north:
## CPU
module CPU(
				clk,
			  rst_n,
		   IO_stall,
         awid_m_inf,
       awaddr_m_inf,
       awsize_m_inf,
      awburst_m_inf,
        awlen_m_inf,
      awvalid_m_inf,
      awready_m_inf,
        wdata_m_inf,
        wlast_m_inf,
       wvalid_m_inf,
       wready_m_inf,
          bid_m_inf,
        bresp_m_inf,
       bvalid_m_inf,
       bready_m_inf,
         arid_m_inf,
       araddr_m_inf,
        arlen_m_inf,
       arsize_m_inf,
      arburst_m_inf,
      arvalid_m_inf,
      arready_m_inf, 
          rid_m_inf,
        rdata_m_inf,
        rresp_m_inf,
        rlast_m_inf,
       rvalid_m_inf,
       rready_m_inf 
);
Size: about 29000 µm² of cells after synthesis.
export LEC_CHECK = 0
export CAP_MARGIN = 25
export CELL_PAD_IN_SITES_GLOBAL_PLACEMENT = 2
export CORE_MARGIN = 2
export CORE_UTILIZATION = 68
export CTS_CLUSTER_SIZE = 100
export GPL_TIMING_DRIVEN = 0
export MAX_ROUTING_LAYER = met5
export PLACE_DENSITY = 0.57
export SLEW_MARGIN = 35
export TNS_END_PERCENT = 45
create_clock -name core_clock -period 5.87 [get_ports {clk}]
run.sh (not shown) runs the stock make flow with config.mk's settings and CLKGATE_MAP_FILE=.
The flow ended early for north: it failed with a tool error in global placement without I/O (3_1_place_gp_skip_io).
> inputs changed (north -> south)
# north
export LEC_CHECK = 0
export CAP_MARGIN = 25
export CELL_PAD_IN_SITES_GLOBAL_PLACEMENT = 2
export CORE_MARGIN = 2
export CORE_UTILIZATION = 68
export CTS_CLUSTER_SIZE = 100
export GPL_TIMING_DRIVEN = 0
export MAX_ROUTING_LAYER = met5
export PLACE_DENSITY = 0.57
export SLEW_MARGIN = 35
export TNS_END_PERCENT = 45
create_clock -name core_clock -period 5.87 [get_ports {clk}]
# south
export LEC_CHECK = 0
export CAP_MARGIN = 20
export CORE_MARGIN = 2
export CORE_UTILIZATION = 40
export SLEW_MARGIN = 20
create_clock -name core_clock -period 6.0 [get_ports {clk}]
Findings:
- south finished end to end and its layout was clean on timing, DRC and antenna.
- Chip width up 62 µm in south wrt north
- | aoi/oai-family share of the synthesized area | south vs north | ≈ equal |
- Area share of and/or/nand/nor cells after synthesis: south vs north identical
- Diff north -> south: cell row count picked up an extra 31%, post-synthesis chip area from yosys neither gained nor lost much, adder-cell share of the synthesized area neither gained nor lost much.
Relative to south, the following input files were edited for east:
# south
export LEC_CHECK = 0
export CAP_MARGIN = 20
export CORE_MARGIN = 2
export CORE_UTILIZATION = 40
export SLEW_MARGIN = 20
create_clock -name core_clock -period 6.0 [get_ports {clk}]
# east
export LEC_CHECK = 0
export CAP_MARGIN = 20
export CORE_MARGIN = 2
export CORE_UTILIZATION = 59
export SLEW_MARGIN = 20
create_clock -name core_clock -period 4.08 [get_ports {clk}]
east finished all stages; layout check result: FAIL, due to setup timing. Higher met3 capacity usage during global routing was reported by east, not south. On worst ir drop on vdd: east sits above south. east reports its dominant power group as registers while south reports the clock network. Final hold slack on east is down relative to south.
diff inputs: east => west
# east
export LEC_CHECK = 0
export CAP_MARGIN = 20
export CORE_MARGIN = 2
export CORE_UTILIZATION = 59
export SLEW_MARGIN = 20
create_clock -name core_clock -period 4.08 [get_ports {clk}]
# west
export LEC_CHECK = 0
export CAP_MARGIN = 5
export CORE_MARGIN = 2
export CORE_UTILIZATION = 70
export CTS_CLUSTER_DIAMETER = 245
export CTS_CLUSTER_SIZE = 14
export HOLD_SLACK_MARGIN = -0.08
export SETUP_SLACK_MARGIN = 1.02
export SLEW_MARGIN = 5
create_clock -name core_clock -period 4.08 [get_ports {clk}]
==> comparison <==
Delta (west minus east): utilization saw an increase; via count saw an increase; total chip power saw a decrease; die area saw a decrease; switching power as a share of total power saw an increase. east → west: pin count of the biggest net entering global routing fell about 3.3%; post-route clock period utilization rose 2.4 points. Relative to east, worst setup slack decreased by 0.10 ns in west. Diff west..east | combinational power | negligible. Total stage count of the critical path (west over east): increase, 5. west completed end to end; final checks failed (setup timing). east -> west: number of rows in the core area decreased by a little under 10%.
Changes in middle relative to west:
# west
export LEC_CHECK = 0
export CAP_MARGIN = 5
export CORE_MARGIN = 2
export CORE_UTILIZATION = 70
export CTS_CLUSTER_DIAMETER = 245
export CTS_CLUSTER_SIZE = 14
export HOLD_SLACK_MARGIN = -0.08
export SETUP_SLACK_MARGIN = 1.02
export SLEW_MARGIN = 5
create_clock -name core_clock -period 4.08 [get_ports {clk}]
# middle
export LEC_CHECK = 0
export ABC_AREA = 1
export CAP_MARGIN = 20
export CORE_MARGIN = 2
export CORE_UTILIZATION = 66
export CTS_CLUSTER_SIZE = 22
export SLEW_MARGIN = 20
create_clock -name core_clock -period 2.63 [get_ports {clk}]
## What came out
middle vs. west: die size went up by 4000 µm². middle against west: sequential share of layout area decreased 3.1 points, flip-flop count essentially unchanged, peak supply drop increased 0.31 mV, layout filler cell count increased about 13%, synthesis-to-layout area growth increased 8.4 points. The flow completed for middle, but it is not clean: the layout still shows setup timing.

---

Starting RTL as in the previous note.
Design CPU, start of the top module:
module CPU(
				clk,
			  rst_n,
		   IO_stall,
         awid_m_inf,
       awaddr_m_inf,
       awsize_m_inf,
      awburst_m_inf,
        awlen_m_inf,
      awvalid_m_inf,
      awready_m_inf,
        wdata_m_inf,
        wlast_m_inf,
       wvalid_m_inf,
       wready_m_inf,
          bid_m_inf,
        bresp_m_inf,
       bvalid_m_inf,
       bready_m_inf,
         arid_m_inf,
       araddr_m_inf,
        arlen_m_inf,
       arsize_m_inf,
      arburst_m_inf,
      arvalid_m_inf,
      arready_m_inf, 
          rid_m_inf,
        rdata_m_inf,
        rresp_m_inf,
        rlast_m_inf,
       rvalid_m_inf,
       rready_m_inf 
);
Settings: LEC_CHECK=0, CAP_MARGIN=20, CORE_MARGIN=2, CORE_UTILIZATION=72, CTS_CLUSTER_DIAMETER=391, PLACE_DENSITY=0.4, SLEW_MARGIN=20; clock period 3.79 ns.
The starting point reached the layout checks and failed them: setup timing.
==> next run, changes <==
--- a/flow/config.mk
+++ b/flow/config.mk
@@ -8,6 +8,4 @@
 export CAP_MARGIN = 20
 export CORE_MARGIN = 2
-export CORE_UTILIZATION = 72
-export CTS_CLUSTER_DIAMETER = 391
-export PLACE_DENSITY = 0.4
+export CORE_UTILIZATION = 40
 export SLEW_MARGIN = 20
==> flow/constraint.sdc (replaced) <==
create_clock -name core_clock -period 5.88 [get_ports {clk}]
set_input_delay 1.1760 -clock core_clock [delete_from_list [all_inputs] [get_ports {clk}]]
set_output_delay 1.1760 -clock core_clock [all_outputs]
set_load 0.01 [all_outputs]
What happened:
- Now the flow passed the timing, design-rule and antenna checks
- sequential power shrinks by 35%
- final cell count grows by 7.2%
- setup slack gains 1.7 ns
==> next run, changes <==
--- a/flow/config.mk
+++ b/flow/config.mk
@@ -8,4 +8,6 @@
 export CAP_MARGIN = 20
 export CORE_MARGIN = 2
-export CORE_UTILIZATION = 40
+export CORE_UTILIZATION = 72
+export PLACE_DENSITY = 0.67
 export SLEW_MARGIN = 20
+export TNS_END_PERCENT = 5
==> flow/constraint.sdc (replaced) <==
create_clock -name core_clock -period 4.06 [get_ports {clk}]
set_input_delay 0.8120 -clock core_clock [delete_from_list [all_inputs] [get_ports {clk}]]
set_output_delay 0.8120 -clock core_clock [all_outputs]
set_load 0.01 [all_outputs]
After rerunning: This time the run reached the layout checks and failed them: setup timing; sequential power increases by about 45%; total power is higher by about 44%; global-route usage is higher by 26 points; hold slack gets worse by 0.16 ns; final area rises by 2.1%; setup slack degrades by 1.3 ns; combinational power rises by 56%; sequential share of layout area falls by 0.69 points; core utilization rises by 38 points.
==> next run, changes <==
--- a/flow/config.mk
+++ b/flow/config.mk
@@ -8,6 +8,4 @@
 export CAP_MARGIN = 20
 export CORE_MARGIN = 2
-export CORE_UTILIZATION = 72
-export PLACE_DENSITY = 0.67
+export CORE_UTILIZATION = 44
 export SLEW_MARGIN = 20
-export TNS_END_PERCENT = 5
==> flow/constraint.sdc (replaced) <==
create_clock -name core_clock -period 5.88 [get_ports {clk}]
set_input_delay 1.1760 -clock core_clock [delete_from_list [all_inputs] [get_ports {clk}]]
set_output_delay 1.1760 -clock core_clock [all_outputs]
set_load 0.01 [all_outputs]
The changed run went through all stages and came out clean.
Worst hold slack improved by 0.17 ns.
Flip-flop count is unchanged.
Count of clock-buffer cells in the layout increases by 8.
Final cell count is higher by about 5.5%.
Core utilization goes down by 33 points.
Clock power fell by about 25%.
Worst setup slack gains 1.4 ns.
Total power decreases by about 30%.
Die size climbs by about 60%.
Final area is lower by 1.8%.
Global-route usage decreases by 22 points.
==> next run, changes <==
--- a/flow/config.mk
+++ b/flow/config.mk
@@ -8,4 +8,6 @@
 export CAP_MARGIN = 20
 export CORE_MARGIN = 2
-export CORE_UTILIZATION = 44
+export CORE_UTILIZATION = 72
+export CTS_CLUSTER_SIZE = 48
+export PLACE_DENSITY_LB_ADDON = 0.26
 export SLEW_MARGIN = 20
==> flow/constraint.sdc (replaced) <==
create_clock -name core_clock -period 5.41 [get_ports {clk}]
set_input_delay 1.0820 -clock core_clock [delete_from_list [all_inputs] [get_ports {clk}]]
set_output_delay 1.0820 -clock core_clock [all_outputs]
set_load 0.01 [all_outputs]
Critical path depth came out higher by 5.
Sequential power rose by 8.7%.
Cell area is about the same.
Worst setup slack got worse by 0.21 ns.
Worst hold slack loses 0.035 ns.
Die size decreases by 38%.
Wire length is lower by 1.3%.
Synthesized area stays the same.
==> next run, changes <==
--- a/flow/config.mk
+++ b/flow/config.mk
@@ -8,6 +8,4 @@
 export CAP_MARGIN = 20
 export CORE_MARGIN = 2
-export CORE_UTILIZATION = 72
-export CTS_CLUSTER_SIZE = 48
-export PLACE_DENSITY_LB_ADDON = 0.26
+export CORE_UTILIZATION = 64
 export SLEW_MARGIN = 20
==> flow/constraint.sdc (replaced) <==
create_clock -name core_clock -period 4.06 [get_ports {clk}]
set_input_delay 0.8120 -clock core_clock [delete_from_list [all_inputs] [get_ports {clk}]]
set_output_delay 0.8120 -clock core_clock [all_outputs]
set_load 0.01 [all_outputs]
=> This time the run finished but fails on setup timing. Design area grows by a few percent. Setup slack got worse by 1.1 ns. Combinational power grows by well over a third. Die area grows by roughly a tenth. Flip-flop count stays the same.

---

CPU again, from the RTL that the note above started with.
Design CPU, start of the top module:
module CPU(
				clk,
			  rst_n,
		   IO_stall,
         awid_m_inf,
       awaddr_m_inf,
       awsize_m_inf,
      awburst_m_inf,
        awlen_m_inf,
      awvalid_m_inf,
      awready_m_inf,
        wdata_m_inf,
        wlast_m_inf,
       wvalid_m_inf,
       wready_m_inf,
          bid_m_inf,
        bresp_m_inf,
       bvalid_m_inf,
       bready_m_inf,
         arid_m_inf,
       araddr_m_inf,
        arlen_m_inf,
       arsize_m_inf,
      arburst_m_inf,
      arvalid_m_inf,
      arready_m_inf, 
          rid_m_inf,
        rdata_m_inf,
        rresp_m_inf,
        rlast_m_inf,
       rvalid_m_inf,
       rready_m_inf 
);
clock: 5.87 ns
lec_check: 0
cap_margin: 25
cell_pad_in_sites_detail_placement: 2
cell_pad_in_sites_global_placement: 2
core_margin: 2
core_utilization: 68
cts_cluster_size: 99
gpl_routability_driven: 0
gpl_timing_driven: 0
max_routing_layer: met5
place_density: 0.57
slew_margin: 35
tns_end_percent: 45
The baseline stopped in global placement without I/O.
Rerun with:
- CAP_MARGIN: 25 -> 20
- CELL_PAD_IN_SITES_DETAIL_PLACEMENT: 2 -> unset
- CELL_PAD_IN_SITES_GLOBAL_PLACEMENT: 2 -> unset
- CORE_UTILIZATION: 68 -> 23
- CTS_CLUSTER_SIZE: 99 -> unset
- GPL_TIMING_DRIVEN: 0 -> unset
- HOLD_SLACK_MARGIN: unset -> 0.03
- MAX_ROUTING_LAYER: met5 -> unset
- PLACE_DENSITY: 0.57 -> unset
- SLEW_MARGIN: 35 -> 20
- TNS_END_PERCENT: 45 -> unset
- clock period: 5.87 -> 3.8 ns (I/O delays scaled with it)
After rerunning: The changed run finished but fails on negative setup slack; area after synthesis stays the same; die size climbs to 2.9 times its value; synthesized cell count is unchanged.
Rerun with:
- CORE_UTILIZATION: 23 -> 71
- CTS_CLUSTER_SIZE: unset -> 32
- GPL_ROUTABILITY_DRIVEN: 0 -> unset
- HOLD_SLACK_MARGIN: 0.03 -> unset
- PLACE_DENSITY: unset -> 0.66
- clock period: 3.8 -> 4.06 ns (I/O delays scaled with it)
The new run finished with negative setup slack left.
Global-route usage rose by 39 points.
Final area drops by 4.8%.
Core utilization went up by 55 points.
Count of clock-buffer cells in the layout shrinks by 14.
Rerun with:
- CORE_UTILIZATION: 71 -> 40
- CTS_CLUSTER_SIZE: 32 -> unset
- PLACE_DENSITY: 0.66 -> unset
- SETUP_SLACK_MARGIN: unset -> 0.65
- clock period: 4.06 -> 5.88 ns (I/O delays scaled with it)
Result: The new run passed the timing, design-rule and antenna checks; setup slack gains 1900 ps; routed wire length is lower by 11%; synthesized area is unchanged; core utilization is lower by 37 points; total power is lower by 27%.
Rerun with:
- CORE_UTILIZATION: 40 -> 72
- CTS_CLUSTER_SIZE: unset -> 33
- PLACE_DENSITY: unset -> 0.67
- SETUP_SLACK_MARGIN: 0.65 -> unset
- clock period: 5.88 -> 4.06 ns (I/O delays scaled with it)
After rerunning: The changed run produced a layout that fails on negative setup slack; worst setup slack loses 1800 ps; wire length went up by a few percent; via count went up by roughly a tenth; fmax stays flat; final area went up slightly; sequential share of layout area went down by 0.16 points; global-route usage went up by 25 points; sequential power went up by well over a third.

---

Starting RTL as in the previous note.
make LEC_CHECK=0 ABC_AREA=1 CAP_MARGIN=0 CORE_ASPECT_RATIO=0.94 CORE_MARGIN=2 CORE_UTILIZATION=72 CTS_CLUSTER_DIAMETER=390 CTS_CLUSTER_SIZE=100 HOLD_SLACK_MARGIN=-0.06 PLACE_DENSITY=0.42 SETUP_SLACK_MARGIN=0.5 SLEW_MARGIN=20 finish   # period 2.63 ns
The baseline ended with an error in global routing (5_1_grt).
==> next run, changes <==
Settings changed: CAP_MARGIN 0 to 20, CORE_ASPECT_RATIO 0.94 to default, CTS_CLUSTER_DIAMETER 390 to 231, CTS_CLUSTER_SIZE 100 to 15, HOLD_SLACK_MARGIN -0.06 to default, PLACE_DENSITY 0.42 to default, PLACE_DENSITY_LB_ADDON from default to 0.19, SETUP_SLACK_MARGIN 0.5 to default.
Clock period 2.63 ns to 3.55 ns, I/O delays scaled along.
Effect: This time the run completed, yet does not pass: setup timing; die size barely changes; synthesized cell count does not change; synthesized area does not change.

---

Starting RTL as in the previous note.
Design CPU, start of the top module:
module CPU(
				clk,
			  rst_n,
		   IO_stall,
         awid_m_inf,
       awaddr_m_inf,
       awsize_m_inf,
      awburst_m_inf,
        awlen_m_inf,
      awvalid_m_inf,
      awready_m_inf,
        wdata_m_inf,
        wlast_m_inf,
       wvalid_m_inf,
       wready_m_inf,
          bid_m_inf,
        bresp_m_inf,
       bvalid_m_inf,
       bready_m_inf,
         arid_m_inf,
       araddr_m_inf,
        arlen_m_inf,
       arsize_m_inf,
      arburst_m_inf,
      arvalid_m_inf,
      arready_m_inf, 
          rid_m_inf,
        rdata_m_inf,
        rresp_m_inf,
        rlast_m_inf,
       rvalid_m_inf,
       rready_m_inf 
);
export LEC_CHECK = 0
export CAP_MARGIN = 20
export CORE_MARGIN = 2
export CORE_UTILIZATION = 72
export CTS_CLUSTER_DIAMETER = 47
export CTS_CLUSTER_SIZE = 48
export PLACE_DENSITY_LB_ADDON = 0.26
export SLEW_MARGIN = 35
create_clock -name core_clock -period 3.44 [get_ports {clk}]
The first run finished but fails on negative setup slack.
Then changed:
--- a/flow/config.mk
+++ b/flow/config.mk
@@ -11,4 +11,3 @@
-export CTS_CLUSTER_DIAMETER = 47
-export CTS_CLUSTER_SIZE = 48
-export PLACE_DENSITY_LB_ADDON = 0.26
-export SLEW_MARGIN = 35
+export CTS_CLUSTER_DIAMETER = 231
+export CTS_CLUSTER_SIZE = 15
+export SLEW_MARGIN = 20
==> flow/constraint.sdc (replaced) <==
create_clock -name core_clock -period 4.08 [get_ports {clk}]
set_input_delay 0.8160 -clock core_clock [delete_from_list [all_inputs] [get_ports {clk}]]
set_output_delay 0.8160 -clock core_clock [all_outputs]
set_load 0.01 [all_outputs]
The changed run completed and failed the layout checks on negative setup slack.
Sequential cell count does not change.
Maximum frequency climbs by 3.4%.
Global-route usage drops by 0.52 points.
Core utilization drops by 3.1 points.
Wire length drops by 2.5%.
Worst setup slack gets better by 0.82 ns.
Die area stays the same.
Power drops by 26%.
Synthesized area does not change.
Via count drops by 1.6%.
Combinational power drops by 16%.
Power figures rest on the tool's default switching activity, not on a simulated workload.
